File: config.mk
export PLATFORM = sky130hd
export DESIGN_NAME = md5_iter
export DESIGN_NICKNAME = md5_iter
export VERILOG_FILES = /design/flow/design.v
export SDC_FILE = /design/flow/constraint.sdc
export NUM_CORES = 4
export LEC_CHECK = 0
export CAP_MARGIN = 20
export CORE_MARGIN = 2
export CORE_UTILIZATION = 72
export CTS_CLUSTER_DIAMETER = 369
export CTS_CLUSTER_SIZE = 98
export PLACE_DENSITY = 0.85
export SLEW_MARGIN = 20
export TNS_END_PERCENT = 5
File: run.sh
#!/bin/bash
# the make line also repeats each setting of config.mk as NAME=value (left out here)
make -C /OpenROAD-flow-scripts/flow DESIGN_CONFIG=/design/flow/config.mk WORK_HOME=/design/flow/orfs CLKGATE_MAP_FILE= finish
File: design.v
`timescale 1ns / 1ps
module md5_operation(input [1:0] round, input [3:0] phase, input [511:0] message, input [127:0] current_state, output [127:0] next_state);
	assign next_state = {current_state[31:0], round_operation(round, phase, message, current_state), current_state[95:32]};
	function [4:0] S(input [1:0] round, input [3:0] phase);
		case({round,phase[1:0]})
			4'b00_00: S = 5'd7;
			4'b00_01: S = 5'd12;
			4'b00_10: S = 5'd17;
			4'b00_11: S = 5'd22;
			4'b01_00: S = 5'd5;
			4'b01_01: S = 5'd9;
			4'b01_10: S = 5'd14;
			4'b01_11: S = 5'd20;
			4'b10_00: S = 5'd4;
			4'b10_01: S = 5'd11;
			4'b10_10: S = 5'd16;
			4'b10_11: S = 5'd23;
			4'b11_00: S = 5'd6;
			4'b11_01: S = 5'd10;
			4'b11_10: S = 5'd15;
			4'b11_11: S = 5'd21;
		endcase
	endfunction
	function [3:0] K(input [1:0] round, input [3:0] phase);
		case( {round, phase} )
			6'b00_0000: K = 4'd0; 
			6'b00_0001: K = 4'd1; 
			6'b00_0010: K = 4'd2; 
			6'b00_0011: K = 4'd3; 
			6'b00_0100: K = 4'd4; 
			6'b00_0101: K = 4'd5; 
			6'b00_0110: K = 4'd6; 
			6'b00_0111: K = 4'd7; 
			6'b00_1000: K = 4'd8; 
			6'b00_1001: K = 4'd9; 
			6'b00_1010: K = 4'd10; 
			6'b00_1011: K = 4'd11; 
			6'b00_1100: K = 4'd12; 
			6'b00_1101: K = 4'd13; 
			6'b00_1110: K = 4'd14; 
			6'b00_1111: K = 4'd15; 
			6'b01_0000: K = 4'd1; 
			6'b01_0001: K = 4'd6; 
			6'b01_0010: K = 4'd11; 
			6'b01_0011: K = 4'd0; 
			6'b01_0100: K = 4'd5; 
			6'b01_0101: K = 4'd10; 
			6'b01_0110: K = 4'd15; 
			6'b01_0111: K = 4'd4; 
			6'b01_1000: K = 4'd9; 
			6'b01_1001: K = 4'd14; 
			6'b01_1010: K = 4'd3; 
			6'b01_1011: K = 4'd8; 
			6'b01_1100: K = 4'd13; 
			6'b01_1101: K = 4'd2; 
			6'b01_1110: K = 4'd7; 
			6'b01_1111: K = 4'd12; 
			6'b10_0000: K = 4'd5; 
			6'b10_0001: K = 4'd8; 
			6'b10_0010: K = 4'd11; 
			6'b10_0011: K = 4'd14; 
			6'b10_0100: K = 4'd1; 
			6'b10_0101: K = 4'd4; 
			6'b10_0110: K = 4'd7; 
			6'b10_0111: K = 4'd10; 
			6'b10_1000: K = 4'd13; 
			6'b10_1001: K = 4'd0; 
			6'b10_1010: K = 4'd3; 
			6'b10_1011: K = 4'd6; 
			6'b10_1100: K = 4'd9; 
			6'b10_1101: K = 4'd12; 
			6'b10_1110: K = 4'd15; 
			6'b10_1111: K = 4'd2; 
			6'b11_0000: K = 4'd0; 
			6'b11_0001: K = 4'd7; 
			6'b11_0010: K = 4'd14; 
			6'b11_0011: K = 4'd5; 
			6'b11_0100: K = 4'd12; 
			6'b11_0101: K = 4'd3; 
			6'b11_0110: K = 4'd10; 
			6'b11_0111: K = 4'd1; 
			6'b11_1000: K = 4'd8; 
			6'b11_1001: K = 4'd15; 
			6'b11_1010: K = 4'd6; 
			6'b11_1011: K = 4'd13; 
			6'b11_1100: K = 4'd4; 
			6'b11_1101: K = 4'd11; 
			6'b11_1110: K = 4'd2; 
			default:    K = 4'd9; 
		endcase
	endfunction
	function [31:0] T(input [1:0] round, input [3:0] phase);
		case( {round, phase} )
			6'b00_0000: T = 32'hd76aa478;
			6'b00_0001: T = 32'he8c7b756;
			6'b00_0010: T = 32'h242070db;
			6'b00_0011: T = 32'hc1bdceee;
			6'b00_0100: T = 32'hf57c0faf;
			6'b00_0101: T = 32'h4787c62a;
			6'b00_0110: T = 32'ha8304613;
			6'b00_0111: T = 32'hfd469501;
			6'b00_1000: T = 32'h698098d8;
			6'b00_1001: T = 32'h8b44f7af;
			6'b00_1010: T = 32'hffff5bb1;
			6'b00_1011: T = 32'h895cd7be;
			6'b00_1100: T = 32'h6b901122;
			6'b00_1101: T = 32'hfd987193;
			6'b00_1110: T = 32'ha679438e;
			6'b00_1111: T = 32'h49b40821;
			6'b01_0000: T = 32'hf61e2562;
			6'b01_0001: T = 32'hc040b340;
			6'b01_0010: T = 32'h265e5a51;
			6'b01_0011: T = 32'he9b6c7aa;
			6'b01_0100: T = 32'hd62f105d;
			6'b01_0101: T = 32'h02441453;
			6'b01_0110: T = 32'hd8a1e681;
			6'b01_0111: T = 32'he7d3fbc8;
			6'b01_1000: T = 32'h21e1cde6;
			6'b01_1001: T = 32'hc33707d6;
			6'b01_1010: T = 32'hf4d50d87;
			6'b01_1011: T = 32'h455a14ed;
			6'b01_1100: T = 32'ha9e3e905;
			6'b01_1101: T = 32'hfcefa3f8;
			6'b01_1110: T = 32'h676f02d9;
			6'b01_1111: T = 32'h8d2a4c8a;
			6'b10_0000: T = 32'hfffa3942;
			6'b10_0001: T = 32'h8771f681;
			6'b10_0010: T = 32'h6d9d6122;
			6'b10_0011: T = 32'hfde5380c;
			6'b10_0100: T = 32'ha4beea44;
			6'b10_0101: T = 32'h4bdecfa9;
			6'b10_0110: T = 32'hf6bb4b60;
			6'b10_0111: T = 32'hbebfbc70;
			6'b10_1000: T = 32'h289b7ec6;
			6'b10_1001: T = 32'heaa127fa;
			6'b10_1010: T = 32'hd4ef3085;
			6'b10_1011: T = 32'h04881d05;
			6'b10_1100: T = 32'hd9d4d039;
			6'b10_1101: T = 32'he6db99e5;
			6'b10_1110: T = 32'h1fa27cf8;
			6'b10_1111: T = 32'hc4ac5665;
			6'b11_0000: T = 32'hf4292244;
			6'b11_0001: T = 32'h432aff97;
			6'b11_0010: T = 32'hab9423a7;
			6'b11_0011: T = 32'hfc93a039;
			6'b11_0100: T = 32'h655b59c3;
			6'b11_0101: T = 32'h8f0ccc92;
			6'b11_0110: T = 32'hffeff47d;
			6'b11_0111: T = 32'h85845dd1;
			6'b11_1000: T = 32'h6fa87e4f;
			6'b11_1001: T = 32'hfe2ce6e0;
			6'b11_1010: T = 32'ha3014314;
			6'b11_1011: T = 32'h4e0811a1;
			6'b11_1100: T = 32'hf7537e82;
			6'b11_1101: T = 32'hbd3af235;
			6'b11_1110: T = 32'h2ad7d2bb;
			6'b11_1111: T = 32'heb86d391;
			default:    T = 32'hxxxxxxxx;
		endcase
	endfunction
	function [31:0] round_operation(input [1:0] round, input [3:0] phase, input [511:0] message, input [127:0] current_state);
		reg [31:0] a, b, c, d;
		reg [31:0] before_shift;
		begin
			{a, b, c, d} = current_state;
			case(round)
				2'b00:   before_shift = (b&c | ~b&d);    
				2'b01:   before_shift = (b&d | c& ~d);   
				2'b10:   before_shift = (b ^ c ^ d);     
				default: before_shift = (c ^ (b | ~d));  
			endcase
			before_shift = before_shift + a + message[480-32*K(round,phase) +: 32] + T(round, phase);
			round_operation = b + ((before_shift << S(round, phase)) | (before_shift >> (32-S(round, phase))));
		end
	endfunction
endmodule
`timescale 1ns / 1ps
module md5_iter(output wire [127:0] digest_o, output reg valid, output reg [63:0] value, input clk, rst, input [63:0] message, input new_message);
	reg [1:0] round;
	reg [3:0] phase;
	reg [127:0] digest;
	wire [511:0] padded_message;
	reg [127:0] current_state;
	wire [127:0] next_state;
	reg idle;
	always @ (posedge clk) begin
		if( rst ) begin
			round <= 2'd0;
			phase <= 4'd0;
			valid <= 1'b0;
			current_state <= {32'h67452301, 32'hefcdab89, 32'h98badcfe, 32'h10325476};
			digest <= 128'd0;
			value <= 128'd0;
			idle <= 1'b1;
		end
		else begin
			if( idle ) begin
				round <= 2'd0;
				phase <= 4'd0;
				current_state <= {32'h67452301, 32'hefcdab89, 32'h98badcfe, 32'h10325476};
				idle <= ~new_message;
				if( new_message ) begin
					value <= message;
					valid <= 1'b0;
					digest <= 128'd0;
				end
			end
			else begin
				phase <= phase + 4'd1;
				if( phase == 4'd15 ) begin
					round <= round + 2'd1;
					if( round == 2'd3 ) begin
						valid <= 1'b1;
						digest <= {next_state[127:96]+32'h67452301, next_state[95:64]+32'hefcdab89,  next_state[63:32]+32'h98badcfe, next_state[31:0]+32'h10325476};
						idle <= 1'b1;
					end
				end
				current_state <= next_state;
			end
		end
	end
	md5_operation md50(.round(round), .phase(phase), .message(padded_message), .current_state(current_state), .next_state(next_state));
    assign digest_o[127:96] = {digest[103:96], digest[111:104], digest[119:112], digest[127:120]};
	assign digest_o[95:64] =  {digest[71:64], digest[79:72], digest[87:80], digest[95:88]};
	assign digest_o[63:32] =  {digest[39:32], digest[47:40], digest[55:48], digest[63:56]};
	assign digest_o[31:0] =  {digest[7:0], digest[15:8], digest[23:16], digest[31:24]};
	assign padded_message = {
		message[39:32], message[47:40], message[55:48], message[63:56],
		message[7:0], message[15:8], message[23:16], message[31:24],
		24'd0, 8'b10000000, 352'd0, 24'd0, 8'd64, 32'd0};
endmodule
File: constraint.sdc
create_clock -name core_clock -period 5.53 [get_ports {clk}]
set_input_delay 1.1060 -clock core_clock [delete_from_list [all_inputs] [get_ports {clk}]]
set_output_delay 1.1060 -clock core_clock [all_outputs]
set_load 0.01 [all_outputs]
==> results of run 1 <==
metrics by stage:
| stage | hold slack [ns] | setup WS [ns] |
|---|---|---|
| 2_1_floorplan | 0.467 | -3.07 |
| 3_3_place_gp | 0.440 | -3.71 |
| 3_5_place_dp | 0.446 | -4.42 |
==> reports/metrics.cfg, run 1 <==
[status]
status = did not finish
haltStage = clock tree synthesis (4_1_cts)
toolErrorMsg = [ERROR DPL-0038] Utilization greater than 100%, impossible to legalize

[logic_synthesis]
yosys-top-cells-area = dfxtp_1 24%, nand2_1 8.1%, a21oi_1 6.8%
netlist_area_sq_mm = 0.0277
ys_sh_xor_pct = 6.29
synth_adder_area_share_pct = 8.69
yosysTopAreaCell = dfxtp_1
top_cell = nand2_1
ff_type = dfxtp_1
top_area_share_pct = 23.7
ys_sh_simple_pct = 22.4
synthCells = 3790
top_logic_kind = AND-OR/OR-AND gates
synthTopCellsByCount = 597 x nand2_1, 374 x a21oi_1, 328 x dfxtp_1, 312 x nor2_1, 265 x clkbuf_1
yosys_area_sq_mm = 0.0277
ys_cells = 3790
synthAoiAreaFrac_pct = 25.5
yosys_register_bits = 328
fp_nets = 4011
ys_sh_mux_pct = 6.72
synth-async-reset-ratio_pct = 0
yosysWarnings = 2
syn_area_per_cell_sq_um = 7.31
synth.distinct_cells = 93
ys_seq_share_pct = 23.7
enable_flop_cells = 0

[place]
port_buffers = 259
gp_congestion = 1.30
placedCellCount = 5084
placed_area_sq_mm = 0.0368
dp_hpwl_mm = 112

[floorplan]
die_y_um = 200
fp.dieW_um = 200
row_count = 71
core_sq_mm = 0.0378
die_area_sq_mm = 0.0401
pin_count = 260
fp-utilization_pct = 73.4

==> run 2, diff against run 1 <==
CAP_MARGIN = 25   (was 20)
CELL_PAD_IN_SITES_DETAIL_PLACEMENT = 0   (was unset)
CELL_PAD_IN_SITES_GLOBAL_PLACEMENT = 3   (was unset)
CORE_ASPECT_RATIO = 1.46   (was unset)
CORE_UTILIZATION = 40   (was 72)
CTS_CLUSTER_DIAMETER = 289   (was 369)
CTS_CLUSTER_SIZE = 86   (was 98)
GPL_ROUTABILITY_DRIVEN = 0   (was unset)
GPL_TIMING_DRIVEN = 0   (was unset)
MAX_ROUTING_LAYER = met4   (was unset)
MIN_ROUTING_LAYER = met1   (was unset)
PLACE_DENSITY = unset   (was 0.85)
PLACE_DENSITY_LB_ADDON = 0.22   (was unset)
SLEW_MARGIN = 40   (was 20)
TNS_END_PERCENT = unset   (was 5)
clock period = 16.9 ns   (was 5.53 ns; I/O delays follow)
==> run 2 against run 1 <==
Synthesized area did not move. Die area grew 78%. Synthesized cell count unchanged. The run fails in global placement (3_3_place_gp).
==> reports/metrics.cfg, run 2 <==
[status]
status = did not finish
haltStage = global placement (3_3_place_gp)
toolErrorMsg = [ERROR FLW-0024] Place density exceeds 1.0 (current PLACE_DENSITY_LB_ADDON =  0.22). Please check if the value of  PLACE_DENSITY_LB_ADDON is between 0 and 0.99.

[floorplan]
pin_count = 260
fp-utilization_pct = 40.4
fp.dieW_um = 222
die_area_sq_mm = 0.0714
die_y_um = 322
core_sq_mm = 0.0685
row_count = 116

[logic_synthesis]
ys_seq_share_pct = 23.7
enable_flop_cells = 0
yosys_area_sq_mm = 0.0277
syn_area_per_cell_sq_um = 7.31
top_logic_kind = AND-OR/OR-AND gates
ff_type = dfxtp_1
synth-async-reset-ratio_pct = 0
synthCells = 3790
ys_sh_mux_pct = 6.72
yosys_register_bits = 328
synth_adder_area_share_pct = 8.69
top_cell = nand2_1
netlist_area_sq_mm = 0.0277
yosys-top-cells-area = dfxtp_1 24%, nand2_1 8.1%, a21oi_1 6.8%
yosysTopAreaCell = dfxtp_1
synthTopCellsByCount = 597 x nand2_1, 374 x a21oi_1, 328 x dfxtp_1, 312 x nor2_1, 265 x clkbuf_1
synth.distinct_cells = 93
ys_cells = 3790
yosysWarnings = 2
top_area_share_pct = 23.7
synthAoiAreaFrac_pct = 25.5
ys_sh_simple_pct = 22.4
fp_nets = 4011
ys_sh_xor_pct = 6.29

==> run 3, diff against run 2 <==
ABC_AREA = 1   (was unset)
CAP_MARGIN = 20   (was 25)
CELL_PAD_IN_SITES_DETAIL_PLACEMENT = unset   (was 0)
CELL_PAD_IN_SITES_GLOBAL_PLACEMENT = 0   (was 3)
CORE_ASPECT_RATIO = unset   (was 1.46)
CORE_UTILIZATION = 45   (was 40)
CTS_CLUSTER_DIAMETER = unset   (was 289)
CTS_CLUSTER_SIZE = unset   (was 86)
GPL_ROUTABILITY_DRIVEN = 1   (was 0)
MAX_ROUTING_LAYER = met5   (was met4)
MIN_ROUTING_LAYER = unset   (was met1)
PLACE_DENSITY_LB_ADDON = 0.28   (was 0.22)
SETUP_SLACK_MARGIN = 1.06   (was unset)
SLEW_MARGIN = 20   (was 40)
clock period = 7.45 ns   (was 16.9 ns; I/O delays follow)
==> run 3 against run 2 <==
Now fails the layout checks on setup timing. Synthesized cell count is 16% higher. Die area is 14% lower. Synthesized area fell by 2.9%.
==> reports/metrics.cfg, run 3 <==
[status]
status = complete, but fails checks
check.faults = setup timing

[logic_synthesis]
synth.distinct_cells = 69
yosys_register_bits = 328
synth-async-reset-ratio_pct = 0
ff_type = dfxtp_1
synthTopCellsByCount = 1141 x nand2_1, 502 x nor2_1, 457 x inv_1, 410 x o21ai_0, 363 x a21oi_1
ys_sh_xor_pct = 2.04
top_logic_kind = simple AND/OR/NAND/NOR gates
ys_seq_share_pct = 24.4
synthCells = 4390
fp_nets = 4611
enable_flop_cells = 0
yosys-top-cells-area = dfxtp_1 24%, nand2_1 16%, o21ai_0 7.6%
synth_adder_area_share_pct = 8.96
ys_sh_simple_pct = 33.1
yosysTopAreaCell = dfxtp_1
ys_cells = 4390
top_cell = nand2_1
syn_area_per_cell_sq_um = 6.12
ys_sh_mux_pct = 0.186
netlist_area_sq_mm = 0.0269
top_area_share_pct = 24.4
yosys_area_sq_mm = 0.0269
yosysWarnings = 2
synthAoiAreaFrac_pct = 21.6

[global_routing]
grt_pass1_wl_mm = 206
grt-ovfl-total = 0
antenna_found_initial = 1
grt_start_max_net_pins = 15
grt_pass1_vias = 32200
grt_usage_pct = 44.2

[finish]
nNetsFinal = 5114
utilization_pct = 64.2
fillCellCount = 5282
area_growth_pct = 41.0
design_area_sq_mm = 0.0379

[clock_tree]
cts_tree = yes
clk_latency_ns = 0.59
cts-root-buf = clkbuf_16
cts_hold_buffers = 0
h-tree-depth = 2
clockBufferDepth = 3
cts_sinks = 328
cts_inserted_buffers = 38
clk_pin_slew_ns = 0.06

[place]
dp_hpwl_mm = 110
gp_congestion = 1.11
post-place-ws_ns = -3.33
port_buffers = 259
placed_area_sq_mm = 0.0307

[worst_setup_path]
critPathMaxFanout = 11
worstPathRequired_ns = 7.88
cp_top_family = simple AND/OR/NAND/NOR gates
critPathCaptureType = register
cp.arrival_ns = 9.20
critPathLaunch = round[1]
cpMostUsedCell = nand2_2
critical_path.slowest_cell = fa_2
critPathMaxStageDelay_ns = 0.59
reg2reg_setup_slack_ns = -1.33
rr_startpoint = round[1]
r2r-end = digest[95]
crit_path_start_kind = register
critPathCapture = digest[95]
r2r_cells = 50
crit_type = reg -> reg
path_depth = 50
path_buffers = 12

[detailed_routing]
initialDrtViolationCount = 4961
antenna_cells = 0
via_count = 35500
wl_per_cell_um = 26.1
antenna_left = 0
drt_drc_violations_left = 0
wl_mm = 149
dr.pass1.iters = 8
viasPerCell = 6.23

[floorplan]
fp-utilization_pct = 45.5
fp.dieW_um = 248
die_y_um = 248
row_count = 89
core_sq_mm = 0.0590
pin_count = 260
die_area_sq_mm = 0.0617

[final_timing]
worst_pin_slew_ns = 1.48
slew_headroom_pct = 1.55
fin_tns_setup_ns = -33.45
drv_slew = 0
post-route-period-util_pct = 118
fmax_mhz = 114
finalCriticalPeriod_ns = 8.78
setup_viol = 50
hold_viol_final = 0
skew_ns = 0.0308
rsz0062_at_grt = true
setup_slack_ns = -1.33

[job]
warnings = 47
drv_cap = 0

[min_path]
min_from = digest[108]
hold_depth = 2
hold_class = reg -> reg
min_to = digest[108]

-- run 3: layout make-up --
class | instances | area (sq um) | area share (%)
plain buffers | 196 | 1120 | 2.94
clock buffers | 51 | 1030 | 2.72
clock inverters | 18 | 278 | 0.733
inverters | 482 | 1900 | 5.01
multi-input cells | 3384 | 21700 | 57.2
flip-flops and latches | 328 | 6580 | 17.4
well taps | 773 | 967 | 2.55
repair buffers | 463 | 4360 | 11.5
-- run 3: per-stage QoR --
step | hold slack [ns] | cells
floorplan | 0.452 | 4390
global placement | 0.451 | 5422
detailed placement | 0.455 | 5422
CTS | 0.464 | 5619
global route | 0.481 | 5695
finish | 0.463 | 5695
-- run 3: metal layers --
layer	GRT usage, %	wire length [um]	vias to the layer above
met5	0	104	-
met4	29.7	12800	2
met3	13.3	20300	740
met2	66.2	62300	2652
met1	54.6	53200	16500
li1	-	-	15600
-- run 3: what timing repair did --
item / 4_1_cts / 5_1_grt
cloned: 3 / 0
endpoints found under the setup margin: 64 / 64
resized: 651 / 411
buffers inserted: 125 / 76
pin swaps: 174 / 198
==> run 4, diff against run 3 <==
ABC_AREA = 0   (was 1)
CAP_MARGIN = 40   (was 20)
CELL_PAD_IN_SITES_GLOBAL_PLACEMENT = 2   (was 0)
CORE_UTILIZATION = 33   (was 45)
CTS_CLUSTER_SIZE = 45   (was unset)
HOLD_SLACK_MARGIN = 0.23   (was unset)
PLACE_DENSITY = 0.72   (was unset)
PLACE_DENSITY_LB_ADDON = unset   (was 0.28)
SETUP_SLACK_MARGIN = unset   (was 1.06)
SLEW_MARGIN = 15   (was 20)
TNS_END_PERCENT = 75   (was unset)
==> run 4 against run 3 <==
Synthesized cell count shrank 14%. Die area grew 40%. Global-route usage shrank 12 points. The layout still fails its checks (setup timing).
==> reports/metrics.cfg, run 4 <==
[detailed_routing]
initialDrtViolationCount = 3353
dr.pass1.iters = 6
via_count = 31200
wl_mm = 146
drt_drc_violations_left = 0
wl_per_cell_um = 27.1
viasPerCell = 5.77
antenna_cells = 0
antenna_left = 0

[final_timing]
rsz0062_at_grt = true
worst_pin_slew_ns = 0.923
finalCriticalPeriod_ns = 9.73
slew_headroom_pct = 38.1
setup_viol = 61
fmax_mhz = 103
hold_viol_final = 0
drv_slew = 0
skew_ns = 0.0209
fin_tns_setup_ns = -88.04
post-route-period-util_pct = 131
setup_slack_ns = -2.28

[worst_setup_path]
r2r_cells = 39
critPathCaptureType = register
cp.arrival_ns = 10.20
reg2reg_setup_slack_ns = -2.28
critPathMaxFanout = 10
crit_type = reg -> reg
crit_path_start_kind = register
critical_path.slowest_cell = fa_1
critPathCapture = digest[95]
critPathMaxStageDelay_ns = 0.59
cp_top_family = AND-OR/OR-AND gates
path_depth = 39
worstPathRequired_ns = 7.92
path_buffers = 9
critPathLaunch = phase[3]
rr_startpoint = phase[3]
r2r-end = digest[95]

[logic_synthesis]
netlist_area_sq_mm = 0.0277
yosys_register_bits = 328
ys_sh_simple_pct = 22.4
synthAoiAreaFrac_pct = 25.5
yosysWarnings = 2
synthTopCellsByCount = 597 x nand2_1, 374 x a21oi_1, 328 x dfxtp_1, 312 x nor2_1, 265 x clkbuf_1
synth-async-reset-ratio_pct = 0
fp_nets = 4011
yosysTopAreaCell = dfxtp_1
ys_sh_xor_pct = 6.29
top_logic_kind = AND-OR/OR-AND gates
top_cell = nand2_1
synthCells = 3790
yosys-top-cells-area = dfxtp_1 24%, nand2_1 8.1%, a21oi_1 6.8%
top_area_share_pct = 23.7
ys_cells = 3790
syn_area_per_cell_sq_um = 7.31
ys_sh_mux_pct = 6.72
synth_adder_area_share_pct = 8.69
yosys_area_sq_mm = 0.0277
ff_type = dfxtp_1
ys_seq_share_pct = 23.7
synth.distinct_cells = 93
enable_flop_cells = 0

[clock_tree]
clk_latency_ns = 0.58
clockBufferDepth = 3
cts-root-buf = clkbuf_16
cts_sinks = 328
h-tree-depth = 2
cts_inserted_buffers = 40
cts_tree = yes
clk_pin_slew_ns = 0.06

[min_path]
min_from = value[34]
hold_depth = 2
min_to = value[34]
hold_class = reg -> reg

[place]
gp_congestion = 1.00
port_buffers = 258
placed_area_sq_mm = 0.0327
placedCellCount = 5152
dp_hpwl_mm = 114

[global_routing]
met3_usage_pct = 5.46
antenna_found_initial = 2
grt_pass1_vias = 29800
grt_usage_pct = 32.7
grt.busiest_layer = met2
grtUsageMet2_pct = 52.5
gr-usage-met1_pct = 44.5
grt-ovfl-total = 0
grt_start_max_net_pins = 16
grt_pass1_wl_mm = 209

[finish]
nNetsFinal = 4517
fillCellCount = 8625
area_growth_pct = 37.3
fin_cells = 5408
design_area_sq_mm = 0.0380

[status]
check.faults = setup timing
status = complete, but fails checks

[floorplan]
die_y_um = 294
core_sq_mm = 0.0834
die_area_sq_mm = 0.0863
pin_count = 260
fp.dieW_um = 294
row_count = 106
fp-utilization_pct = 33.2

[job]
drv_cap = 0
warnings = 47

## run 4: area by class of cell
cell class	count	area (sq um)	area share, %
timing repair buffer	475	4470	11.8
clock inverter	10	63.8	0.168
multi-input combinational	2980	22100	58.1
tap	1080	1350	3.55
buffer	327	1660	4.36
inverter	144	579	1.52
sequential	328	6580	17.3
clock buffer	64	1230	3.24
## run 4: metrics by stage
step / worst slack, ns / hold WS [ns] / util [%]
CTS: -2.04 / 0.454 / 44.2
detailed placement: -4.02 / 0.446 / 39.1
finish: -2.28 / 0.451 / 45.6
floorplan: -1.14 / 0.467 / -
global placement: -4.91 / 0.443 / 38.8
global route: -2.49 / 0.469 / 45.6
## run 4: routing by layer
| metal | vias up | share of wire [%] |
|---|---|---|
| met3 | 277 | 7.7 |
| met1 | 15200 | 44 |
| met4 | 0 | 4.2 |
| met2 | 1383 | 44 |
| li1 | 14400 | - |
| met5 | - | 0 |
## run 4: repair_timing
item	4_1_cts	5_1_grt
setup endpoints to repair	64	63
hold buffers	0	0
gates cloned	2	0
gates resized	405	164
pin swaps	157	86
setup buffers	134	63
==> run 5, diff against run 4 <==
ABC_AREA = 1   (was 0)
CAP_MARGIN = 20   (was 40)
CELL_PAD_IN_SITES_GLOBAL_PLACEMENT = unset   (was 2)
CORE_UTILIZATION = 66   (was 33)
CTS_CLUSTER_SIZE = unset   (was 45)
GPL_ROUTABILITY_DRIVEN = unset   (was 1)
GPL_TIMING_DRIVEN = unset   (was 0)
HOLD_SLACK_MARGIN = unset   (was 0.23)
MAX_ROUTING_LAYER = unset   (was met5)
PLACE_DENSITY = unset   (was 0.72)
SLEW_MARGIN = 20   (was 15)
TNS_END_PERCENT = unset   (was 75)
clock period = 8.41 ns   (was 7.45 ns; I/O delays follow)
==> run 5 against run 4 <==
The flow now stops in global routing (5_1_grt). Synthesized cell count increased by 16%. Die area is 51% lower. Synthesized area shrank 2.9%.
==> reports/metrics.cfg, run 5 <==
[status]
status = did not finish
haltStage = global routing (5_1_grt)
toolErrorMsg = [ERROR GRT-0232] Routing congestion too high. Check the congestion heatmap in the GUI.

[logic_synthesis]
synth_adder_area_share_pct = 8.96
syn_area_per_cell_sq_um = 6.12
yosysTopAreaCell = dfxtp_1
enable_flop_cells = 0
yosysWarnings = 2
ys_cells = 4390
yosys-top-cells-area = dfxtp_1 24%, nand2_1 16%, o21ai_0 7.6%
ys_sh_xor_pct = 2.04
netlist_area_sq_mm = 0.0269
synthCells = 4390
synth-async-reset-ratio_pct = 0
synthTopCellsByCount = 1141 x nand2_1, 502 x nor2_1, 457 x inv_1, 410 x o21ai_0, 363 x a21oi_1
top_logic_kind = simple AND/OR/NAND/NOR gates
synthAoiAreaFrac_pct = 21.6
ys_sh_simple_pct = 33.1
fp_nets = 4611
ys_seq_share_pct = 24.4
yosys_register_bits = 328
top_cell = nand2_1
synth.distinct_cells = 69
ys_sh_mux_pct = 0.186
ff_type = dfxtp_1
yosys_area_sq_mm = 0.0269
top_area_share_pct = 24.4

[floorplan]
row_count = 73
core_sq_mm = 0.0400
fp.dieW_um = 206
die_y_um = 206
die_area_sq_mm = 0.0424
pin_count = 260
fp-utilization_pct = 67.2

[place]
gp_congestion = 1.30
dp_hpwl_mm = 84.2
placedCellCount = 5421
port_buffers = 259
post-place-ws_ns = -0.533
placed_area_sq_mm = 0.0327

[clock_tree]
clockBufferDepth = 3
cts-root-buf = clkbuf_16
cts_sinks = 328
h-tree-depth = 2
cts_inserted_buffers = 36

[global_routing]
grt-ovfl-total = 9
grt_usage_pct = 66.3

## run 5: what timing repair did
item / CTS
hold buffers: 0
gates resized: 16
setup endpoints to repair: 21
pin swaps: 9
setup buffers: 1
## run 5: routing by layer
| metal | track usage (%) | GRT overflow |
|---|---|---|
| met2 | 87.6 | 2 |
| met1 | 66.9 | 0 |
| met5 | 23.5 | 1 |
| met3 | 45.3 | 1 |
| met4 | 62.5 | 5 |
==> run 6, diff against run 5 <==
ABC_AREA = unset   (was 1)
CORE_ASPECT_RATIO = 1.09   (was unset)
CORE_UTILIZATION = 40   (was 66)
CTS_CLUSTER_SIZE = 23   (was unset)
HOLD_SLACK_MARGIN = 0.2   (was unset)
PLACE_DENSITY_LB_ADDON = 0.19   (was unset)
SETUP_SLACK_MARGIN = 3.45   (was unset)
clock period = 14.9 ns   (was 8.41 ns; I/O delays follow)
==> run 6 against run 5 <==
Now clean on timing, DRC and antenna. Die area is 68% higher. Synthesized cell count fell by 14%. Synthesized area grew 3.0%.
==> reports/metrics.cfg, run 6 <==
[status]
status = complete, no violations

[global_routing]
grt_pass1_vias = 26900
grt_pass1_wl_mm = 170
grt_start_max_net_pins = 90
grt-ovfl-total = 0
grt_usage_pct = 30.8
antenna_found_initial = 1

[final_timing]
finalCriticalPeriod_ns = 11.05
fmax_mhz = 90.5
setup_viol = 0
fin_tns_setup_ns = 0
rsz0062_at_grt = false
skew_ns = 0.0297
drv_slew = 0
whs_ns = 0.449
hold_viol_final = 0
worst_pin_slew_ns = 1.19
slew_headroom_pct = 19.7
post-route-period-util_pct = 74.2

[logic_synthesis]
enable_flop_cells = 0
yosys_area_sq_mm = 0.0277
synth_adder_area_share_pct = 8.69
yosysWarnings = 2
synthCells = 3790
ys_sh_xor_pct = 6.29
yosys-top-cells-area = dfxtp_1 24%, nand2_1 8.1%, a21oi_1 6.8%
ys_seq_share_pct = 23.7
fp_nets = 4011
yosys_register_bits = 328
top_area_share_pct = 23.7
synthTopCellsByCount = 597 x nand2_1, 374 x a21oi_1, 328 x dfxtp_1, 312 x nor2_1, 265 x clkbuf_1
ff_type = dfxtp_1
ys_cells = 3790
netlist_area_sq_mm = 0.0277
ys_sh_mux_pct = 6.72
syn_area_per_cell_sq_um = 7.31
synthAoiAreaFrac_pct = 25.5
synth.distinct_cells = 93
yosysTopAreaCell = dfxtp_1
synth-async-reset-ratio_pct = 0
ys_sh_simple_pct = 22.4
top_logic_kind = AND-OR/OR-AND gates
top_cell = nand2_1

[min_path]
hold_depth = 2
hold_class = reg -> reg
min_from = value[35]
min_to = value[35]

[clock_tree]
clk_latency_ns = 0.59
cts-root-buf = clkbuf_16
h-tree-depth = 2
clk_pin_slew_ns = 0.06
cts_inserted_buffers = 41
cts_sinks = 328
clockBufferDepth = 3
cts_tree = yes

[detailed_routing]
viasPerCell = 5.98
antenna_left = 0
initialDrtViolationCount = 2900
wl_per_cell_um = 24.0
dr.pass1.iters = 6
drt_drc_violations_left = 0
via_count = 28500
wl_mm = 115

[worst_setup_path]
worstPathRequired_ns = 15.37
critPathCapture = digest[95]
cp_top_family = simple AND/OR/NAND/NOR gates
critPathMaxStageDelay_ns = 0.49
path_buffers = 2
cp.arrival_ns = 11.52
crit_path_start_kind = input port
critPathCaptureType = register
crit_type = in -> reg
reg2reg_setup_slack_ns = 3.86
r2r-end = digest[95]
rr_startpoint = phase[2]
critical_path.slowest_cell = fa_1
path_depth = 33
critPathMaxFanout = 7
r2r_cells = 37
critPathLaunch = message[42]

[floorplan]
fp-utilization_pct = 40.5
fp.dieW_um = 256
pin_count = 260
die_area_sq_mm = 0.0714
die_y_um = 279
core_sq_mm = 0.0684
row_count = 100

[finish]
utilization_pct = 47.3
nNetsFinal = 4047
fin_cells = 4774
area_growth_pct = 16.9

[place]
port_buffers = 259
dp_hpwl_mm = 85.2
placedCellCount = 4685
gp_congestion = 0.993

[job]
drv_cap = 0
warnings = 44

==> run 6: area by class of cell <==
cell class | count | area, sq um
diodes | 1 | 2.50
clock buffers | 59 | 1220
clock inverters | 13 | 134
fillers | 6985 | 36100
inverters | 144 | 544
multi-input cells | 2980 | 19600
flip-flops and latches | 328 | 6580
well taps | 918 | 1150
repair buffers | 331 | 3160
==> run 6: through the flow <==
step | worst slack [ns] | instance area [sq um]
floorplan | 4.70 | 27700
global placement | 2.74 | 30600
detailed placement | 2.55 | 30600
CTS | 3.50 | 32100
global route | 3.43 | 32400
finish | 3.85 | 32400
==> run 6: layer usage <==
layer  vias up  track usage [%]  part of all wire (%)
met5         -                0                     0
met4         0             15.3                   5.7
met3       250             3.90                   6.3
met2      1170             50.0                    45
met1     13700             40.3                    43
li1      13400                -                     -
==> run 6: timing repair <==
item | in CTS | in global routing
setup buffers | 3 | 13
setup endpoints to repair | 24 | 21
hold buffers | 0 | 0
pin swaps | 1 | 4
gates resized | 8 | 37
==> run 7, diff against run 6 <==
ABC_AREA = 1   (was unset)
CELL_PAD_IN_SITES_GLOBAL_PLACEMENT = 0   (was unset)
CORE_ASPECT_RATIO = 0.51   (was 1.09)
CORE_MARGIN = 4   (was 2)
CORE_UTILIZATION = 70   (was 40)
CTS_CLUSTER_SIZE = 27   (was 23)
GPL_ROUTABILITY_DRIVEN = 1   (was unset)
GPL_TIMING_DRIVEN = 1   (was unset)
HOLD_SLACK_MARGIN = 0.28   (was 0.2)
MAX_ROUTING_LAYER = met5   (was unset)
PLACE_DENSITY_LB_ADDON = 0.08   (was 0.19)
SETUP_SLACK_MARGIN = 1.69   (was 3.45)
clock period = 6.64 ns   (was 14.9 ns; I/O delays follow)
==> run 7 against run 6 <==
The flow now stops in clock tree synthesis (4_1_cts). Die area is 41% lower. Synthesized cell count up 16%. Synthesized area shrank 2.9%.
==> reports/metrics.cfg, run 7 <==
[status]
status = did not finish
haltStage = clock tree synthesis (4_1_cts)
toolErrorMsg = [ERROR DPL-0038] Utilization greater than 100%, impossible to legalize

[logic_synthesis]
ys_sh_xor_pct = 2.04
enable_flop_cells = 0
ys_sh_simple_pct = 33.1
synthAoiAreaFrac_pct = 21.6
ff_type = dfxtp_1
synthCells = 4390
synthTopCellsByCount = 1141 x nand2_1, 502 x nor2_1, 457 x inv_1, 410 x o21ai_0, 363 x a21oi_1
top_area_share_pct = 24.4
top_cell = nand2_1
ys_sh_mux_pct = 0.186
synth-async-reset-ratio_pct = 0
synth_adder_area_share_pct = 8.96
fp_nets = 4611
yosys-top-cells-area = dfxtp_1 24%, nand2_1 16%, o21ai_0 7.6%
yosysTopAreaCell = dfxtp_1
yosysWarnings = 2
synth.distinct_cells = 69
top_logic_kind = simple AND/OR/NAND/NOR gates
yosys_register_bits = 328
syn_area_per_cell_sq_um = 6.12
ys_cells = 4390
yosys_area_sq_mm = 0.0269
netlist_area_sq_mm = 0.0269
ys_seq_share_pct = 24.4

[place]
placedCellCount = 5795
port_buffers = 259
post-place-ws_ns = -2.35
gp_congestion = 1.34
dp_hpwl_mm = 114
placed_area_sq_mm = 0.0361

[floorplan]
fp-utilization_pct = 72.1
pin_count = 260
die_y_um = 148
fp.dieW_um = 282
core_sq_mm = 0.0373
row_count = 50
die_area_sq_mm = 0.0418

[run 7: per-stage QoR]
stage | setup TNS (ns) | hold WS [ns] | util [%]
floorplan | -16.39 | 0.452 | -
global placement | -54.26 | 0.449 | 96.9
detailed placement | -94.48 | 0.459 | 96.9
==> run 8, diff against run 7 <==
CORE_ASPECT_RATIO = unset   (was 0.51)
CTS_CLUSTER_SIZE = 100   (was 27)
HOLD_SLACK_MARGIN = unset   (was 0.28)
PLACE_DENSITY = 0.35   (was unset)
PLACE_DENSITY_LB_ADDON = unset   (was 0.08)
SETUP_SLACK_MARGIN = 1.91   (was 1.69)
==> run 8 against run 7 <==
The run again fails in clock tree synthesis (4_1_cts). Synthesized area did not move. Die area down 0.43%. Synthesized cell count is the same.
==> reports/metrics.cfg, run 8 <==
[logic_synthesis]
synthAoiAreaFrac_pct = 21.6
syn_area_per_cell_sq_um = 6.12
ys_seq_share_pct = 24.4
ys_sh_simple_pct = 33.1
yosys_area_sq_mm = 0.0269
top_logic_kind = simple AND/OR/NAND/NOR gates
synth-async-reset-ratio_pct = 0
synth.distinct_cells = 69
yosysWarnings = 2
synth_adder_area_share_pct = 8.96
ys_cells = 4390
fp_nets = 4611
synthCells = 4390
yosys-top-cells-area = dfxtp_1 24%, nand2_1 16%, o21ai_0 7.6%
ff_type = dfxtp_1
ys_sh_mux_pct = 0.186
ys_sh_xor_pct = 2.04
yosys_register_bits = 328
yosysTopAreaCell = dfxtp_1
top_cell = nand2_1
netlist_area_sq_mm = 0.0269
synthTopCellsByCount = 1141 x nand2_1, 502 x nor2_1, 457 x inv_1, 410 x o21ai_0, 363 x a21oi_1
enable_flop_cells = 0
top_area_share_pct = 24.4

[floorplan]
pin_count = 260
die_area_sq_mm = 0.0416
core_sq_mm = 0.0378
fp.dieW_um = 204
fp-utilization_pct = 71.2
die_y_um = 204
row_count = 71

[status]
toolErrorMsg = [ERROR DPL-0038] Utilization greater than 100%, impossible to legalize
status = did not finish
haltStage = clock tree synthesis (4_1_cts)

[place]
gp_congestion = 1.29
placedCellCount = 5800
port_buffers = 259
post-place-ws_ns = -2.33
dp_hpwl_mm = 110

run 8: through the flow:
| step | hold slack [ns] | cell area [sq um] |
|---|---|---|
| detailed placement | 0.458 | 36000 |
| global placement | 0.448 | 36000 |
| floorplan | 0.452 | 27200 |
==> run 9, diff against run 8 <==
ABC_AREA = unset   (was 1)
CELL_PAD_IN_SITES_GLOBAL_PLACEMENT = unset   (was 0)
CORE_MARGIN = 2   (was 4)
CORE_UTILIZATION = 22   (was 70)
CTS_CLUSTER_DIAMETER = 45   (was unset)
CTS_CLUSTER_SIZE = 94   (was 100)
GPL_ROUTABILITY_DRIVEN = unset   (was 1)
GPL_TIMING_DRIVEN = unset   (was 1)
MIN_ROUTING_LAYER = met2   (was unset)
PLACE_DENSITY = unset   (was 0.35)
SETUP_SLACK_MARGIN = 1.87   (was 1.91)
SLEW_MARGIN = 5   (was 20)
TNS_END_PERCENT = 15   (was unset)
clock period = 9.09 ns   (was 6.64 ns; I/O delays follow)
==> run 9 against run 8 <==
The layout now fails its checks (DRC, setup timing). Synthesized area grew 3.0%. Synthesized cell count is 14% lower. Die area went up to 3.1 times the previous value.
==> reports/metrics.cfg, run 9 <==
[worst_setup_path]
critPathLaunch = round[0]
crit_path_start_kind = register
worstPathRequired_ns = 9.66
r2r-end = digest[95]
critPathCapture = digest[95]
cp_top_family = AND-OR/OR-AND gates
rr_startpoint = round[0]
critPathMaxFanout = 16
path_depth = 41
path_buffers = 10
cpMostUsedCell = buf_4
critical_path.slowest_cell = fa_1
reg2reg_setup_slack_ns = -0.15
r2r_cells = 41
critPathMaxStageDelay_ns = 0.63
crit_type = reg -> reg
critPathCaptureType = register
cp.arrival_ns = 9.81

[final_timing]
slew_headroom_pct = 22.6
setup_viol = 7
worst_pin_slew_ns = 1.16
hold_viol_final = 0
setup_slack_ns = -0.154
skew_ns = 0.0673
drv_slew = 0
finalCriticalPeriod_ns = 9.24
fmax_mhz = 108
rsz0062_at_grt = true
post-route-period-util_pct = 102

[job]
drv_cap = 0
warnings = 47

[clock_tree]
cts_tree = yes
clk_latency_ns = 0.68
cts-root-buf = clkbuf_16
h-tree-depth = 2
cts_inserted_buffers = 47
clk_pin_slew_ns = 0.07
cts_sinks = 328
clockBufferDepth = 3

[logic_synthesis]
fp_nets = 4011
yosys-top-cells-area = dfxtp_1 24%, nand2_1 8.1%, a21oi_1 6.8%
top_area_share_pct = 23.7
synth-async-reset-ratio_pct = 0
enable_flop_cells = 0
yosys_register_bits = 328
ys_sh_simple_pct = 22.4
syn_area_per_cell_sq_um = 7.31
ys_cells = 3790
synthAoiAreaFrac_pct = 25.5
top_cell = nand2_1
yosysTopAreaCell = dfxtp_1
synth.distinct_cells = 93
yosysWarnings = 2
synthCells = 3790
synth_adder_area_share_pct = 8.69
ys_sh_mux_pct = 6.72
ys_sh_xor_pct = 6.29
netlist_area_sq_mm = 0.0277
ff_type = dfxtp_1
ys_seq_share_pct = 23.7
top_logic_kind = AND-OR/OR-AND gates
yosys_area_sq_mm = 0.0277
synthTopCellsByCount = 597 x nand2_1, 374 x a21oi_1, 328 x dfxtp_1, 312 x nor2_1, 265 x clkbuf_1

[finish]
area_growth_pct = 48.2
utilization_pct = 32.8
nNetsFinal = 4805
fillCellCount = 13300

[global_routing]
met3_usage_pct = 42.3
antenna_found_initial = 17
grt_usage_pct = 31.5
grt_pass1_vias = 47900
grt_start_max_net_pins = 86
grt_pass1_wl_mm = 205
grt-ovfl-total = 0
grt.busiest_layer = met3
grtUsageMet2_pct = 36.2
gr-usage-met1_pct = 0

[detailed_routing]
wl_per_cell_um = 22.4
via_count = 44400
antenna_left = 0
viasPerCell = 7.04
wl_mm = 141
dr.pass1.iters = 52
drt_drc_violations_left = 4
initialDrtViolationCount = 9570

[floorplan]
pin_count = 260
fp.dieW_um = 359
fp-utilization_pct = 22.1
row_count = 130
die_area_sq_mm = 0.129
core_sq_mm = 0.125
die_y_um = 359

[min_path]
hold_depth = 2
min_to = value[11]
hold_class = reg -> reg
min_from = value[11]

[place]
port_buffers = 259
dp_hpwl_mm = 105
gp_congestion = 1.03

[status]
status = complete, but fails checks
check.faults = DRC, setup timing

run 9: metal layers:
metal | up-vias | part of all wire [%] | wire, um
met5 | - | 2.0 | 2830
met4 | 90 | 10 | 14800
met3 | 1657 | 42 | 59300
met2 | 12800 | 46 | 64300
met1 | 15000 | 0 | 0
li1 | 14900 | - | -
run 9: cell type report:
type | count | area (sq um) | area share (%)
Clock buffer | 50 | 1200 | 2.92
Multi-Input combinational cell | 2980 | 21000 | 51.2
Antenna cell | 44 | 110 | 0.268
Inverter | 144 | 546 | 1.33
Timing Repair Buffer | 1083 | 9080 | 22.1
Clock inverter | 37 | 453 | 1.10
Sequential cell | 328 | 6580 | 16.0
Tap cell | 1650 | 2060 | 5.03
run 9: through the flow:
stage	hold WS, ns	instance area [sq um]	setup TNS (ns)	instances	setup WS, ns
2_1_floorplan	0.467	28100	0	3790	0.310
5_1_grt	0.469	41000	-5.68	6309	-0.469
3_5_place_dp	0.447	37200	-18.60	6113	-0.927
3_3_place_gp	0.441	37200	-17.54	6113	-0.884
6_report	0.451	41100	-0.609	6316	-0.154
4_1_cts	0.454	39800	0	6241	0.00100
run 9: what timing repair did:
| item | CTS | global route |
|---|---|---|
| hold buffers | 0 | 0 |
| gates cloned | 0 | 0 |
| setup buffers | 41 | 31 |
| setup endpoints to repair | 64 | 64 |
| pin swaps | 83 | 117 |
| resized | 133 | 198 |
==> run 10, diff against run 9 <==
CORE_UTILIZATION = 66   (was 22)
CTS_CLUSTER_SIZE = unset   (was 94)
MAX_ROUTING_LAYER = unset   (was met5)
MIN_ROUTING_LAYER = unset   (was met2)
SETUP_SLACK_MARGIN = unset   (was 1.87)
SLEW_MARGIN = 20   (was 5)
TNS_END_PERCENT = unset   (was 15)
clock period = 8.01 ns   (was 9.09 ns; I/O delays follow)
==> run 10 against run 9 <==
The flow now stops in global routing (5_1_grt). Synthesized area stayed put. Die area shrank 66%. Synthesized cell count stayed put.
==> reports/metrics.cfg, run 10 <==
[logic_synthesis]
netlist_area_sq_mm = 0.0277
syn_area_per_cell_sq_um = 7.31
synthTopCellsByCount = 597 x nand2_1, 374 x a21oi_1, 328 x dfxtp_1, 312 x nor2_1, 265 x clkbuf_1
yosys_area_sq_mm = 0.0277
ys_cells = 3790
enable_flop_cells = 0
ys_sh_mux_pct = 6.72
synth_adder_area_share_pct = 8.69
top_area_share_pct = 23.7
synthCells = 3790
top_logic_kind = AND-OR/OR-AND gates
synth.distinct_cells = 93
yosys-top-cells-area = dfxtp_1 24%, nand2_1 8.1%, a21oi_1 6.8%
synthAoiAreaFrac_pct = 25.5
yosysTopAreaCell = dfxtp_1
ys_sh_xor_pct = 6.29
yosys_register_bits = 328
synth-async-reset-ratio_pct = 0
ys_sh_simple_pct = 22.4
ff_type = dfxtp_1
top_cell = nand2_1
fp_nets = 4011
ys_seq_share_pct = 23.7
yosysWarnings = 2

[global_routing]
grt-ovfl-total = 324
grt_usage_pct = 81.1

[status]
status = did not finish
toolErrorMsg = [ERROR GRT-0116] Global routing finished with congestion. Check the congestion regions in the DRC Viewer.
haltStage = global routing (5_1_grt)

[floorplan]
pin_count = 260
fp.dieW_um = 209
row_count = 75
fp-utilization_pct = 66.5
die_area_sq_mm = 0.0436
core_sq_mm = 0.0417
die_y_um = 209

[place]
post-place-ws_ns = -1.80
dp_hpwl_mm = 88.9
port_buffers = 259
gp_congestion = 1.23
placed_area_sq_mm = 0.0362

[clock_tree]
cts_inserted_buffers = 44
clockBufferDepth = 3
cts_sinks = 328
cts-root-buf = clkbuf_16
h-tree-depth = 2

[run 10: through the flow]
step | util [%] | std cells
2_1_floorplan | - | 3790
3_3_place_gp | 86.8 | 5027
3_5_place_dp | 86.8 | 5027
4_1_cts | 93.1 | 5147
[run 10: metal layers]
layer | global-route usage [%] | overflow
met1 | 80.2 | 5
met2 | 97.9 | 180
met3 | 66.0 | 13
met4 | 82.0 | 125
met5 | 37.6 | 1
[run 10: timing repair]
action | in CTS
gates resized | 191
endpoints found under the setup margin | 54
pin swaps | 79
hold buffers | 0
setup buffers | 41
==> run 11, diff against run 10 <==
ABC_AREA = 1   (was unset)
CORE_UTILIZATION = 57   (was 66)
CTS_CLUSTER_DIAMETER = 300   (was 45)
CTS_CLUSTER_SIZE = 95   (was unset)
PLACE_DENSITY = 0.37   (was unset)
clock period = 5.47 ns   (was 8.01 ns; I/O delays follow)
==> run 11 against run 10 <==
The run again fails in global routing (5_1_grt). Synthesized area shrank 2.9%. Die area grew 12%. Synthesized cell count grew 16%.
==> reports/metrics.cfg, run 11 <==
[status]
status = did not finish
haltStage = global routing (5_1_grt)
toolErrorMsg = [ERROR GRT-0232] Routing congestion too high. Check the congestion heatmap in the GUI.

[clock_tree]
cts-root-buf = clkbuf_16
cts_sinks = 328
h-tree-depth = 1
cts_inserted_buffers = 7
clockBufferDepth = 3

[floorplan]
fp-utilization_pct = 57.7
die_area_sq_mm = 0.0489
pin_count = 260
row_count = 79
fp.dieW_um = 221
core_sq_mm = 0.0466
die_y_um = 221

[logic_synthesis]
synthTopCellsByCount = 1141 x nand2_1, 502 x nor2_1, 457 x inv_1, 410 x o21ai_0, 363 x a21oi_1
top_logic_kind = simple AND/OR/NAND/NOR gates
yosysWarnings = 2
synthCells = 4390
fp_nets = 4611
yosys_register_bits = 328
syn_area_per_cell_sq_um = 6.12
ys_sh_simple_pct = 33.1
top_area_share_pct = 24.4
synth.distinct_cells = 69
enable_flop_cells = 0
top_cell = nand2_1
synthAoiAreaFrac_pct = 21.6
ys_seq_share_pct = 24.4
ys_sh_mux_pct = 0.186
ff_type = dfxtp_1
netlist_area_sq_mm = 0.0269
yosys_area_sq_mm = 0.0269
yosysTopAreaCell = dfxtp_1
ys_cells = 4390
synth-async-reset-ratio_pct = 0
yosys-top-cells-area = dfxtp_1 24%, nand2_1 16%, o21ai_0 7.6%
synth_adder_area_share_pct = 8.96
ys_sh_xor_pct = 2.04

[place]
placedCellCount = 5991
placed_area_sq_mm = 0.0370
port_buffers = 259
gp_congestion = 1.17
dp_hpwl_mm = 96.5

[global_routing]
grt_usage_pct = 78.0
grt-ovfl-total = 58

## run 11: layer usage
metal	GRT overflow	track usage (%)
met1	5	76.1
met2	22	92.1
met3	1	68.2
met4	28	75.9
met5	2	44.7
## run 11: through the flow
step | utilization (%) | setup TNS (ns) | worst slack, ns
floorplan | - | -79.50 | -2.03
global placement | 79.6 | -139.04 | -2.99
CTS | 84.6 | -98.03 | -2.17
detailed placement | 79.6 | -140.99 | -3.02
## run 11: timing repair
item	in CTS
gates cloned	2
pin swaps	156
setup buffers	58
setup endpoints to repair	64
gates resized	419
hold buffers	0
==> run 12, diff against run 11 <==
CORE_UTILIZATION = 72   (was 57)
CTS_CLUSTER_DIAMETER = 369   (was 300)
CTS_CLUSTER_SIZE = 98   (was 95)
PLACE_DENSITY = unset   (was 0.37)
SETUP_SLACK_MARGIN = -0.49   (was unset)
clock period = 5.6 ns   (was 5.47 ns; I/O delays follow)
==> run 12 against run 11 <==
The run fails in detailed placement (3_5_place_dp). Die area down 20%. Synthesized cell count unchanged. Synthesized area is the same.
==> reports/metrics.cfg, run 12 <==
[logic_synthesis]
ys_sh_mux_pct = 0.186
synth-async-reset-ratio_pct = 0
top_area_share_pct = 24.4
synthCells = 4390
synth.distinct_cells = 69
ys_cells = 4390
top_cell = nand2_1
yosys_register_bits = 328
ys_sh_simple_pct = 33.1
fp_nets = 4611
yosysWarnings = 2
netlist_area_sq_mm = 0.0269
ys_seq_share_pct = 24.4
yosys-top-cells-area = dfxtp_1 24%, nand2_1 16%, o21ai_0 7.6%
yosys_area_sq_mm = 0.0269
synth_adder_area_share_pct = 8.96
syn_area_per_cell_sq_um = 6.12
enable_flop_cells = 0
synthTopCellsByCount = 1141 x nand2_1, 502 x nor2_1, 457 x inv_1, 410 x o21ai_0, 363 x a21oi_1
synthAoiAreaFrac_pct = 21.6
yosysTopAreaCell = dfxtp_1
top_logic_kind = simple AND/OR/NAND/NOR gates
ys_sh_xor_pct = 2.04
ff_type = dfxtp_1

[floorplan]
fp.dieW_um = 197
die_area_sq_mm = 0.0389
pin_count = 260
core_sq_mm = 0.0367
die_y_um = 197
row_count = 70
fp-utilization_pct = 73.2

[place]
gp_congestion = 1.33
port_buffers = 259

[status]
haltStage = detailed placement (3_5_place_dp)
toolErrorMsg = [ERROR DPL-0033] detailed placement checks failed during check placement.
status = did not finish

[run 12: through the flow]
stage             setup slack [ns]  setup TNS (ns)
floorplan                    -1.90          -71.34
global placement             -2.30         -107.08
==> run 13, diff against run 12 <==
ABC_AREA = unset   (was 1)
CORE_ASPECT_RATIO = 1.55   (was unset)
CORE_MARGIN = 9   (was 2)
CORE_UTILIZATION = 56   (was 72)
CTS_CLUSTER_DIAMETER = unset   (was 369)
CTS_CLUSTER_SIZE = unset   (was 98)
PLACE_DENSITY_LB_ADDON = 0.24   (was unset)
SETUP_SLACK_MARGIN = unset   (was -0.49)
SLEW_MARGIN = 30   (was 20)
TNS_END_PERCENT = 15   (was unset)
clock period = 12.5 ns   (was 5.6 ns; I/O delays follow)
==> run 13 against run 12 <==
Now clean on timing, DRC and antenna. Synthesized area up 3.0%. Synthesized cell count is 14% lower. Die area grew 49%.
==> reports/metrics.cfg, run 13 <==
[final_timing]
drv_slew = 0
slew_headroom_pct = 32.6
hold_viol_final = 0
post-route-period-util_pct = 91.5
finalCriticalPeriod_ns = 11.44
worst_pin_slew_ns = 1.00
setup_viol = 0
skew_ns = 0.0362
rsz0062_at_grt = false
fmax_mhz = 87.4
whs_ns = 0.452
fin_tns_setup_ns = 0

[clock_tree]
cts_tree = yes
cts-root-buf = clkbuf_16
cts_inserted_buffers = 35
cts_sinks = 328
h-tree-depth = 2
cts_hold_buffers = 0
cts_resized = 0
clk_latency_ns = 0.56
clockBufferDepth = 3
postCtsSetupRepairBufs = 0
clk_pin_slew_ns = 0.07

[worst_setup_path]
critPathMaxFanout = 63
path_depth = 40
path_buffers = 4
critPathCapture = digest[95]
r2r_cells = 40
worstPathRequired_ns = 12.92
critPathMaxStageDelay_ns = 0.83
cp_top_family = AND-OR/OR-AND gates
crit_path_start_kind = register
rr_startpoint = round[1]
r2r-end = digest[95]
reg2reg_setup_slack_ns = 1.06
cp.arrival_ns = 11.86
crit_type = reg -> reg
critPathCaptureType = register
critPathLaunch = round[1]
critical_path.slowest_cell = ha_2

[floorplan]
pin_count = 260
die_area_sq_mm = 0.0580
die_y_um = 295
row_count = 101
fp.dieW_um = 197
core_sq_mm = 0.0489
fp-utilization_pct = 56.6

[finish]
utilization_pct = 64.9
design_area_sq_mm = 0.0317
fillCellCount = 4402
area_growth_pct = 14.6
nNetsFinal = 4062

[global_routing]
grt_pass1_wl_mm = 171
grt-ovfl-total = 0
antenna_found_initial = 4
grt_usage_pct = 38.4
grt_pass1_vias = 27600
grt_start_max_net_pins = 101

[logic_synthesis]
yosysTopAreaCell = dfxtp_1
ys_sh_simple_pct = 22.4
yosys_area_sq_mm = 0.0277
yosys-top-cells-area = dfxtp_1 24%, nand2_1 8.1%, a21oi_1 6.8%
ys_seq_share_pct = 23.7
top_area_share_pct = 23.7
ys_sh_mux_pct = 6.72
yosys_register_bits = 328
synthAoiAreaFrac_pct = 25.5
netlist_area_sq_mm = 0.0277
ys_sh_xor_pct = 6.29
ys_cells = 3790
synthCells = 3790
top_logic_kind = AND-OR/OR-AND gates
syn_area_per_cell_sq_um = 7.31
fp_nets = 4011
top_cell = nand2_1
yosysWarnings = 2
synth.distinct_cells = 93
synthTopCellsByCount = 597 x nand2_1, 374 x a21oi_1, 328 x dfxtp_1, 312 x nor2_1, 265 x clkbuf_1
synth_adder_area_share_pct = 8.69
enable_flop_cells = 0
ff_type = dfxtp_1
synth-async-reset-ratio_pct = 0

[detailed_routing]
top_layer_used = met5
wl_met1_mm = 40.2
wl_met2_mm = 53.1
wl_per_cell_um = 25.6
dr.pass1.iters = 6
viasPerCell = 6.54
antenna_left = 0
via_count = 29300
initialDrtViolationCount = 3209
wl_mm = 115
drt_drc_violations_left = 0
wl_met3_mm = 10.7

[job]
warnings = 45
drv_cap = 0

[min_path]
hold_depth = 2
min_to = value[10]
min_from = value[10]
hold_class = reg -> reg

[place]
port_buffers = 259
placed_area_sq_mm = 0.0305
gp_congestion = 1.05
dp_hpwl_mm = 85.5

[status]
status = complete, no violations

run 13: final cells by class:
type | instances | area (sq um) | share of cell area (%)
inverter | 144 | 541 | 1.70
clock buffer | 43 | 956 | 3.01
sequential | 328 | 6580 | 20.7
tap | 618 | 773 | 2.44
antenna | 2 | 5.00 | 0.0158
timing repair buffer | 352 | 3330 | 10.5
clock inverter | 19 | 195 | 0.615
multi-input combinational | 2980 | 19400 | 61.0
run 13: per-stage QoR:
step / instances / setup slack (ns)
CTS: 4480 / 1.31
floorplan: 3790 / 2.78
global placement: 4418 / 0.826
detailed placement: 4418 / 0.801
finish: 4486 / 1.06
global route: 4484 / 0.545
run 13: routing by layer:
metal	vias up	global-route usage, %
met5	-	0
li1	13400	-
met2	1721	62.0
met4	2	32.6
met3	501	9.27
met1	13700	42.1
==> run 14, diff against run 13 <==
ABC_AREA = 1   (was unset)
CAP_MARGIN = 0   (was 20)
CORE_ASPECT_RATIO = 0.5   (was 1.55)
CORE_MARGIN = 2   (was 9)
CORE_UTILIZATION = 72   (was 56)
CTS_CLUSTER_DIAMETER = 398   (was unset)
CTS_CLUSTER_SIZE = 10   (was unset)
HOLD_SLACK_MARGIN = 0.29   (was unset)
PLACE_DENSITY_LB_ADDON = unset   (was 0.24)
SETUP_SLACK_MARGIN = 1.69   (was unset)
SLEW_MARGIN = 40   (was 30)
TNS_END_PERCENT = 10   (was 15)
clock period = 5.8 ns   (was 12.5 ns; I/O delays follow)
==> run 14 against run 13 <==
The flow now stops in detailed placement (3_5_place_dp). Synthesized cell count is 16% higher. Synthesized area shrank 2.9%. Die area fell by 33%.
==> reports/metrics.cfg, run 14 <==
[status]
status = did not finish
haltStage = detailed placement (3_5_place_dp)
toolErrorMsg = Error: detail_place.tcl, 38 bad optional access

[floorplan]
pin_count = 260
core_sq_mm = 0.0364
die_y_um = 141
fp-utilization_pct = 73.9
row_count = 49
die_area_sq_mm = 0.0390
fp.dieW_um = 277

[logic_synthesis]
synthTopCellsByCount = 1141 x nand2_1, 502 x nor2_1, 457 x inv_1, 410 x o21ai_0, 363 x a21oi_1
yosysTopAreaCell = dfxtp_1
ys_sh_xor_pct = 2.04
ys_sh_mux_pct = 0.186
enable_flop_cells = 0
synth_adder_area_share_pct = 8.96
fp_nets = 4611
yosys_area_sq_mm = 0.0269
yosys-top-cells-area = dfxtp_1 24%, nand2_1 16%, o21ai_0 7.6%
top_logic_kind = simple AND/OR/NAND/NOR gates
ff_type = dfxtp_1
netlist_area_sq_mm = 0.0269
top_cell = nand2_1
ys_sh_simple_pct = 33.1
top_area_share_pct = 24.4
yosys_register_bits = 328
synthCells = 4390
yosysWarnings = 2
synthAoiAreaFrac_pct = 21.6
ys_seq_share_pct = 24.4
synth.distinct_cells = 69
synth-async-reset-ratio_pct = 0
ys_cells = 4390
syn_area_per_cell_sq_um = 6.12

[place]
port_buffers = 259
gp_congestion = 1.37

run 14: stage by stage:
step           hold WS (ns)  setup TNS [ns]  instance area [sq um]  instances
3_3_place_gp          0.448          -99.88                  36100       5806
2_1_floorplan         0.452          -58.65                  27000       4390
==> run 15, diff against run 14 <==
ABC_AREA = unset   (was 1)
CAP_MARGIN = 20   (was 0)
CORE_ASPECT_RATIO = unset   (was 0.5)
CORE_UTILIZATION = 58   (was 72)
CTS_CLUSTER_DIAMETER = unset   (was 398)
CTS_CLUSTER_SIZE = 61   (was 10)
HOLD_SLACK_MARGIN = unset   (was 0.29)
SETUP_SLACK_MARGIN = unset   (was 1.69)
SLEW_MARGIN = 30   (was 40)
TNS_END_PERCENT = unset   (was 10)
clock period = 5.5 ns   (was 5.8 ns; I/O delays follow)
==> run 15 against run 14 <==
Die area rose by 27%. The run fails in global routing (5_1_grt). Synthesized area rose by 3.0%. Synthesized cell count fell by 14%.
==> reports/metrics.cfg, run 15 <==
[clock_tree]
cts_hold_buffers = 0
clockBufferDepth = 3
cts_inserted_buffers = 38
cts_sinks = 328
cts-root-buf = clkbuf_16
h-tree-depth = 2

[logic_synthesis]
top_area_share_pct = 23.7
yosys_area_sq_mm = 0.0277
yosys-top-cells-area = dfxtp_1 24%, nand2_1 8.1%, a21oi_1 6.8%
top_cell = nand2_1
syn_area_per_cell_sq_um = 7.31
synth-async-reset-ratio_pct = 0
enable_flop_cells = 0
yosysWarnings = 2
ys_cells = 3790
netlist_area_sq_mm = 0.0277
ys_sh_mux_pct = 6.72
ys_seq_share_pct = 23.7
top_logic_kind = AND-OR/OR-AND gates
synthTopCellsByCount = 597 x nand2_1, 374 x a21oi_1, 328 x dfxtp_1, 312 x nor2_1, 265 x clkbuf_1
yosys_register_bits = 328
synth.distinct_cells = 93
synth_adder_area_share_pct = 8.69
ys_sh_simple_pct = 22.4
ys_sh_xor_pct = 6.29
ff_type = dfxtp_1
synthCells = 3790
synthAoiAreaFrac_pct = 25.5
fp_nets = 4011
yosysTopAreaCell = dfxtp_1

[status]
status = did not finish
haltStage = global routing (5_1_grt)
toolErrorMsg = [ERROR GRT-0232] Routing congestion too high. Check the congestion heatmap in the GUI.

[floorplan]
row_count = 80
die_area_sq_mm = 0.0495
core_sq_mm = 0.0474
fp.dieW_um = 223
fp-utilization_pct = 58.4
pin_count = 260
die_y_um = 223

[global_routing]
grt-ovfl-total = 450
grt_usage_pct = 79.5

[place]
dp_hpwl_mm = 96.5
port_buffers = 259
gp_congestion = 1.13
post-place-ws_ns = -3.86

[run 15: per-stage QoR]
stage / instance area, sq um / hold slack [ns] / cells / utilization, % / TNS [ns]
CTS: 40400 / 0.456 / 5358 / 85.2 / -165.05
detailed placement: 37400 / 0.448 / 5225 / 78.9 / -192.67
floorplan: 28500 / 0.467 / 3790 / - / -134.20
global placement: 37400 / 0.441 / 5225 / 78.9 / -185.55
[run 15: timing repair]
| action | 4_1_cts |
|---|---|
| pin swaps | 104 |
| endpoints found under the setup margin | 64 |
| endpoints found under the hold margin | 0 |
| gates resized | 246 |
| setup buffers | 70 |
| gates cloned | 1 |
[run 15: metal layers]
metal	GRT overflow	global-route usage (%)
met1	9	79.3
met2	278	95.4
met3	9	65.1
met4	154	78.4
met5	0	39.4
